## JK
==> flow/design.v (excerpt) <==
module cpu(
	input clk,rst,
	output [9:0] instr_Addr,
	input [15:0] instr,
	output reg [8:0] data_Addr,
	output reg [15:0] write_data,
	input [15:0] read_data,
	output write_enable
    );
export LEC_CHECK = 0
export ABC_AREA = 1
export CAP_MARGIN = 20
export CELL_PAD_IN_SITES_GLOBAL_PLACEMENT = 3
export CORE_ASPECT_RATIO = 0.96
export CORE_MARGIN = 6
export CORE_UTILIZATION = 53
export CTS_CLUSTER_DIAMETER = 366
export GPL_TIMING_DRIVEN = 1
export HOLD_SLACK_MARGIN = 0.16
export SLEW_MARGIN = 25
create_clock -name core_clock -period 162.0 [get_ports {clk}]
run.sh (not shown) runs the stock make flow with config.mk's settings and CLKGATE_MAP_FILE=.
For JK, the flow was terminated by a tool error in global placement without I/O and produced no final design.
Edits applied to the flow inputs when going from JK to MS:
Settings: an added CTS_CLUSTER_SIZE of 98; an added PLACE_DENSITY_LB_ADDON of 0.0; a deleted CORE_ASPECT_RATIO that had been 0.96; a change of SLEW_MARGIN from 25 to 20; a deleted HOLD_SLACK_MARGIN that had been 0.16; a change of CORE_UTILIZATION from 53 to 57; a change of CORE_MARGIN from 6 to 2; a deleted CELL_PAD_IN_SITES_GLOBAL_PLACEMENT that had been 3; a change of CTS_CLUSTER_DIAMETER from 366 to 225; a deleted GPL_TIMING_DRIVEN that had been 1; a change of the clock period (ns, I/O delays scaled along) from 162.0 to 114.0.
### Flow results
- Run status, MS: aborted in global routing, error GRT-0232
- NOTE: area of the core in MS falls short of that of JK
- Horizontal extent of the die sits lower in MS than in JK.
- Area after synthesis: MS vs JK identical
- Simple logic cell fraction of the synthesized area: JK vs MS identical
- Higher standard-cell row count goes to JK over MS.
- Of JK and MS, the lower chip area belongs to MS.
### MS -> AL
Settings: an added TNS_END_PERCENT of 5; a deleted PLACE_DENSITY_LB_ADDON that had been 0.0; a deleted CTS_CLUSTER_DIAMETER that had been 225; a deleted CTS_CLUSTER_SIZE that had been 98; a change of CORE_UTILIZATION from 57 to 58; a deleted ABC_AREA that had been 1; a change of the clock period (ns, I/O delays scaled along) from 114.0 to 157.0.
--- outcome ---
- The flow ran to completion for all of AL and MS but MS, which stopped partway.
- What the final checks of AL revealed, after a flow that finished every stage, was a layout that fails on negative setup slack.
- Chip footprint (lower): AL
- Compared with MS, AL shows TritonCTS buffer count higher by 18.
- Area figure in the yosys stat output, AL and MS: smaller value in AL
- On post-synthesis cell area, MS loses to AL.
What TR does differently from AL at the input level:
Settings: a change of CORE_UTILIZATION from 58 to 67; an added HOLD_SLACK_MARGIN of 0.3; an added MAX_ROUTING_LAYER of met4; a change of the clock period (ns, I/O delays scaled along) from 157.0 to 154.0.
Findings:
Re area share of and/or/nand/nor cells after synthesis: no difference whatsoever between AL and TR. From AL to TR, cts-stage hold buffer count did not move at all. Between TR and AL, the difference in chip area from the yosys synthesis statistics is negligible. Cmp TR vs AL: cell area after placement higher in TR. As the logs show, TR stopped at global routing after a tool error, so it never reached the end of the flow. TR vs AL: HPWL reported at the end of detailed placement down.

========
cpu again, from the RTL that the note above started with.
clock: 164.0 ns
lec_check: 0
cap_margin: 40
core_aspect_ratio: 1.2
core_margin: 2
core_utilization: 23
cts_cluster_diameter: 153
cts_cluster_size: 23
gpl_timing_driven: 1
hold_slack_margin: 0.16
min_routing_layer: met1
place_density: 0.57
slew_margin: 20
The first run went through all stages and came out clean.
Change:
- CAP_MARGIN: 40 -> 20
- CORE_ASPECT_RATIO: 1.2 -> unset
- CORE_UTILIZATION: 23 -> 40
- CTS_CLUSTER_DIAMETER: 153 -> unset
- CTS_CLUSTER_SIZE: 23 -> unset
- GPL_TIMING_DRIVEN: 1 -> unset
- HOLD_SLACK_MARGIN: 0.16 -> unset
- MIN_ROUTING_LAYER: met1 -> unset
- PLACE_DENSITY: 0.57 -> unset
- clock period: 164.0 -> 165.0 ns (I/O delays scaled with it)
Die area shrinks by 42%.
Setup slack gets better by 0.38 ns.
Cell area came out lower by 0.67%.
Clock skew hardly moves.
Via count rises by 2.3%.
Change:
- ABC_AREA: unset -> 1
- CORE_UTILIZATION: 40 -> 57
- PLACE_DENSITY_LB_ADDON: unset -> 0.0
- clock period: 165.0 -> 237.0 ns (I/O delays scaled with it)
- clock-buffer cell count went down by 10
- cell area falls by 10%
- final cell count rises by about 2.2%
- via count went up by 2.8%
